the reference run:
Design mac_array, start of the top module:
module mac_array #(
    parameter NUM_CHANNELS = 4,
    parameter DATA_WIDTH = 8,
    parameter ACCUM_WIDTH = 32,
    parameter OUTPUT_WIDTH = 16
)(
    input  clk,
    input  rst_n,
    input  [NUM_CHANNELS-1:0] enable,
    input  [NUM_CHANNELS-1:0] clear_acc,
    input  [DATA_WIDTH*NUM_CHANNELS-1:0] input_data,
    input  [DATA_WIDTH*NUM_CHANNELS-1:0] weight,
    output [OUTPUT_WIDTH*NUM_CHANNELS-1:0] mac_out,
    output [OUTPUT_WIDTH*NUM_CHANNELS-1:0] activated_out,
    output [NUM_CHANNELS-1:0] valid,
    output [NUM_CHANNELS-1:0] overflow
);
For scale: about 3800 cells after synthesis, about 210 I/O pins, ~0.024 mm² of cells after synthesis.
make LEC_CHECK=0 ABC_AREA=1 CAP_MARGIN=20 CORE_ASPECT_RATIO=0.5 CORE_MARGIN=2 CORE_UTILIZATION=72 CTS_CLUSTER_DIAMETER=329 CTS_CLUSTER_SIZE=99 SETUP_SLACK_MARGIN=1.35 SLEW_MARGIN=20 finish   # period 4.52 ns
run.sh (not shown) runs the stock make flow with config.mk's settings and CLKGATE_MAP_FILE=.
FAIL the reference run @ clock tree synthesis: tool exited with error
The inputs of the trial run differ from those of the reference run as listed below.
==> flow/config.mk <==
export PLATFORM = sky130hd
export DESIGN_NAME = mac_array
export DESIGN_NICKNAME = mac_array
export VERILOG_FILES = /design/flow/design.v
export SDC_FILE = /design/flow/constraint.sdc
export NUM_CORES = 4
export LEC_CHECK = 0
export CAP_MARGIN = 20
export CORE_MARGIN = 2
export CORE_UTILIZATION = 40
export SLEW_MARGIN = 20
==> flow/constraint.sdc <==
create_clock -name core_clock -period 8.5 [get_ports {clk}]
set_input_delay 1.7000 -clock core_clock [delete_from_list [all_inputs] [get_ports {clk}]]
set_output_delay 1.7000 -clock core_clock [all_outputs]
set_load 0.01 [all_outputs]
==> comparison <==
- Delta(number of cells in Yosys stat, the trial run - the reference run) < 0
- Going from the reference run to the trial run, overall die width shrank by more than 10%.
- Taking the reference run as the reference, in the trial run netlist area before placement fell by about 11%, yosys-reported design area after synthesis fell by about 11%, area share of fa/ha/maj cells after synthesis rose by 3.6 points, per-instance average area after synthesis rose by 33%.
- Measured against the reference run, the total die size of the trial run comes out at 1.6 times the reference value.
- In summary, the trial run completed successfully, with a layout that passed the timing, design-rule and antenna checks.
- The reference run did not finish; a tool error ended it in clock tree synthesis.
- From the reference run to the trial run the numbers moved as follows: distinct cell type count after synthesis moved up; simple-gate share of the synthesized area lower.
- Minimum setup slack after placement: the trial run higher than the reference run

---

Starting RTL as in the previous note.
==> flow/config.mk <==
export PLATFORM = sky130hd
export DESIGN_NAME = mac_array
export DESIGN_NICKNAME = mac_array
export VERILOG_FILES = /design/flow/design.v
export SDC_FILE = /design/flow/constraint.sdc
export NUM_CORES = 4
export LEC_CHECK = 0
export ABC_AREA = 1
export CAP_MARGIN = 20
export CELL_PAD_IN_SITES_GLOBAL_PLACEMENT = 1
export CORE_ASPECT_RATIO = 0.5
export CORE_MARGIN = 2
export CORE_UTILIZATION = 60
export CTS_CLUSTER_DIAMETER = 336
export CTS_CLUSTER_SIZE = 98
export PLACE_DENSITY = 0.36
export SLEW_MARGIN = 0
export TNS_END_PERCENT = 15
==> flow/constraint.sdc <==
create_clock -name core_clock -period 8.5 [get_ports {clk}]
set_input_delay 1.7000 -clock core_clock [delete_from_list [all_inputs] [get_ports {clk}]]
set_output_delay 1.7000 -clock core_clock [all_outputs]
set_load 0.01 [all_outputs]
The first run did not get past global placement (3_3_place_gp).
Then changed:
--- a/flow/config.mk
+++ b/flow/config.mk
@@ -8 +7,0 @@
-export ABC_AREA = 1
@@ -10,2 +9 @@
-export CELL_PAD_IN_SITES_GLOBAL_PLACEMENT = 1
-export CORE_ASPECT_RATIO = 0.5
+export CORE_ASPECT_RATIO = 1.46
@@ -14 +12 @@
-export CTS_CLUSTER_DIAMETER = 336
+export CTS_CLUSTER_DIAMETER = 242
@@ -16,2 +14,2 @@
-export PLACE_DENSITY = 0.36
-export SLEW_MARGIN = 0
+export PLACE_DENSITY = 0.35
+export SLEW_MARGIN = 20
The new run passed the timing, design-rule and antenna checks.
Area after synthesis went down by 11%.
Die area went down by 11%.
Synthesized cell count went down by 33%.
Then changed:
--- a/flow/config.mk
+++ b/flow/config.mk
@@ -9 +9 @@
-export CORE_ASPECT_RATIO = 1.46
+export CORE_ASPECT_RATIO = 1.76
@@ -11 +11 @@
-export CORE_UTILIZATION = 60
+export CORE_UTILIZATION = 44
@@ -14 +14 @@
-export PLACE_DENSITY = 0.35
+export SETUP_SLACK_MARGIN = -0.8
@@ -16 +15,0 @@
-export TNS_END_PERCENT = 15
=>
- This time the run finished but failed the layout checks on negative setup slack
- core utilization went down by 19 points
- fmax drops by 5.0%
- clock power is higher by 15%
- worst setup slack gets worse by 0.44 ns
- via count went up by 0.86%
Then changed:
--- a/flow/config.mk
+++ b/flow/config.mk
@@ -7,0 +8 @@
+export ABC_AREA = 1
@@ -9 +10,3 @@
-export CORE_ASPECT_RATIO = 1.76
+export CELL_PAD_IN_SITES_DETAIL_PLACEMENT = 1
+export CELL_PAD_IN_SITES_GLOBAL_PLACEMENT = 1
+export CORE_ASPECT_RATIO = 0.5
@@ -11,2 +14,2 @@
-export CORE_UTILIZATION = 44
-export CTS_CLUSTER_DIAMETER = 242
+export CORE_UTILIZATION = 32
+export CTS_CLUSTER_DIAMETER = 336
@@ -14 +17,2 @@
-export SETUP_SLACK_MARGIN = -0.8
+export HOLD_SLACK_MARGIN = 0.27
+export PLACE_DENSITY_LB_ADDON = 0.06
@@ -15,0 +20 @@
+export TNS_END_PERCENT = 15
Result: With this change the flow completed with no timing, DRC or antenna violations. Wire length climbs by about 30%. First-iteration DRC count fell by about 1%. Clock power falls by 11%. Die area rises by 54%.
No activity file was given, so power comes from the tool's default toggle rates.
